north:
==> flow/design.v (excerpt) <==
module ALU_ft (
    input              clk,
    input              rst,
    input      [31:0]  A,
    input      [31:0]  B,
    input      [2:0]   ALUControl,
    output reg [31:0]  Result,
    output reg         Zero,
    output reg         Carry,
    output reg         OverFlow,
    output reg         Negative,
    output reg         fault_detected_out
);
    wire [31:0] alu_res;
    wire alu_z, alu_c, alu_v, alu_n;
    ALU u_alu (
        .A(A),
        .B(B),
        .ALUControl(ALUControl),
        .Result(alu_res),
        .Zero(alu_z),
        .Carry(alu_c),
        .OverFlow(alu_v),
        .Negative(alu_n)
    );
    reg [31:0] res_t1;
    reg [31:0] res_t2;
    localparam STAGE1 = 2'b00;
    localparam STAGE2 = 2'b01;
    localparam STAGE3 = 2'b10;
    reg [1:0] state;
    always @(posedge clk or negedge rst) begin
        if (!rst) begin
  ...
clock: 3.08 ns
lec_check: 0
abc_area: 1
cap_margin: 30
cell_pad_in_sites_global_placement: 0
core_margin: 2
core_utilization: 72
cts_cluster_size: 75
max_routing_layer: met4
place_density_lb_addon: 0.24
slew_margin: 30
run.sh (not shown) runs the stock make flow with config.mk's settings and CLKGATE_MAP_FILE=.
Tool error DPL-0033 stopped north during 4_1_cts; no final results.
#### Input delta (south over north)
# north
export LEC_CHECK = 0
export ABC_AREA = 1
export CAP_MARGIN = 30
export CELL_PAD_IN_SITES_GLOBAL_PLACEMENT = 0
export CORE_MARGIN = 2
export CORE_UTILIZATION = 72
export CTS_CLUSTER_SIZE = 75
export MAX_ROUTING_LAYER = met4
export PLACE_DENSITY_LB_ADDON = 0.24
export SLEW_MARGIN = 30
create_clock -name core_clock -period 3.08 [get_ports {clk}]
# south
export LEC_CHECK = 0
export CAP_MARGIN = 30
export CORE_MARGIN = 2
export CORE_UTILIZATION = 40
export SLEW_MARGIN = 30
create_clock -name core_clock -period 5.66 [get_ports {clk}]
==> comparison <==
south: full flow OK, the timing, DRC and antenna checks passed. Post-synthesis mux area share for south: 19 points up relative to north. Synthesized area divided by synthesized cell count in south vs north: up about 36%. Floorplan net count went down by more than 10% going from north to south. NOTE: worst setup slack after placement in south exceeds that of north. Area of the synthesized netlist per yosys stat, south vs north: up by a few percent. Diff north -> south: die size grew by 84%, placer congestion estimate dropped 0.31.
Modified inputs, east compared to south
# south
export LEC_CHECK = 0
export CAP_MARGIN = 30
export CORE_MARGIN = 2
export CORE_UTILIZATION = 40
export SLEW_MARGIN = 30
create_clock -name core_clock -period 5.66 [get_ports {clk}]
# east
export LEC_CHECK = 0
export CAP_MARGIN = 30
export CORE_MARGIN = 2
export CORE_UTILIZATION = 70
export SETUP_SLACK_MARGIN = 0.24
export SLEW_MARGIN = 30
create_clock -name core_clock -period 1.88 [get_ports {clk}]
Findings:
Stage in which a tool error killed east: 4_1_cts. Final HPWL from detailed placement: east worse than south. Number of placed instances with taps included for east is higher than for south. Width of the chip (higher): south. Yosys stat chip area: east vs south identical. Reported for south and east, adder and majority cell fraction of the synthesized area turned out identical to the last digit. As far as share of the synthesized netlist area taken by xor and xnor gates goes, east and south are indistinguishable; the numbers are identical.
--- input diff east..west ---
# east
export LEC_CHECK = 0
export CAP_MARGIN = 30
export CORE_MARGIN = 2
export CORE_UTILIZATION = 70
export SETUP_SLACK_MARGIN = 0.24
export SLEW_MARGIN = 30
create_clock -name core_clock -period 1.88 [get_ports {clk}]
# west
export LEC_CHECK = 0
export CAP_MARGIN = 30
export CORE_MARGIN = 2
export CORE_UTILIZATION = 65
export SLEW_MARGIN = 30
create_clock -name core_clock -period 4.7 [get_ports {clk}]
Notes after the runs:
Across west and east, no clean finish was achieved.
west completed end to end; final checks failed (setup timing).
FAIL east @ 4_1_cts: tool exited with error
From west to east, cell count after synthesis did not move at all.
On pre-CTS worst setup slack: between west and east, it ends up higher for west.
Delta (west minus east): final RePlAce weighted congestion -0.12, parity-gate share of the synthesized area counting xor and xnor cells held steady.
Relative to east, core utilization before placement decreased by 5.4 points in west.
Compared to east, west was floorplanned on a bigger die.
Standard-cell row count, west and east: larger value in west
--- input diff west..middle ---
# west
export LEC_CHECK = 0
export CAP_MARGIN = 30
export CORE_MARGIN = 2
export CORE_UTILIZATION = 65
export SLEW_MARGIN = 30
create_clock -name core_clock -period 4.7 [get_ports {clk}]
# middle
export LEC_CHECK = 0
export CAP_MARGIN = 30
export CELL_PAD_IN_SITES_GLOBAL_PLACEMENT = 0
export CORE_MARGIN = 2
export CORE_UTILIZATION = 58
export MAX_ROUTING_LAYER = met4
export PLACE_DENSITY_LB_ADDON = 0.15
export SLEW_MARGIN = 30
create_clock -name core_clock -period 4.44 [get_ports {clk}]
==> results <==
- The flow for middle finished, though final verification flagged setup timing.
- Going from west to middle, buffering overhead grows by 2.0 points.
- Horizontal die dimension (middle vs. west) increases by a few percent
- Of middle and west, it is middle that has the higher power spent charging and discharging nets.
- Wire length of the first global-routing pass shrinks by a few percent when moving from west to middle.
Power is estimated from default activity; no workload was simulated.
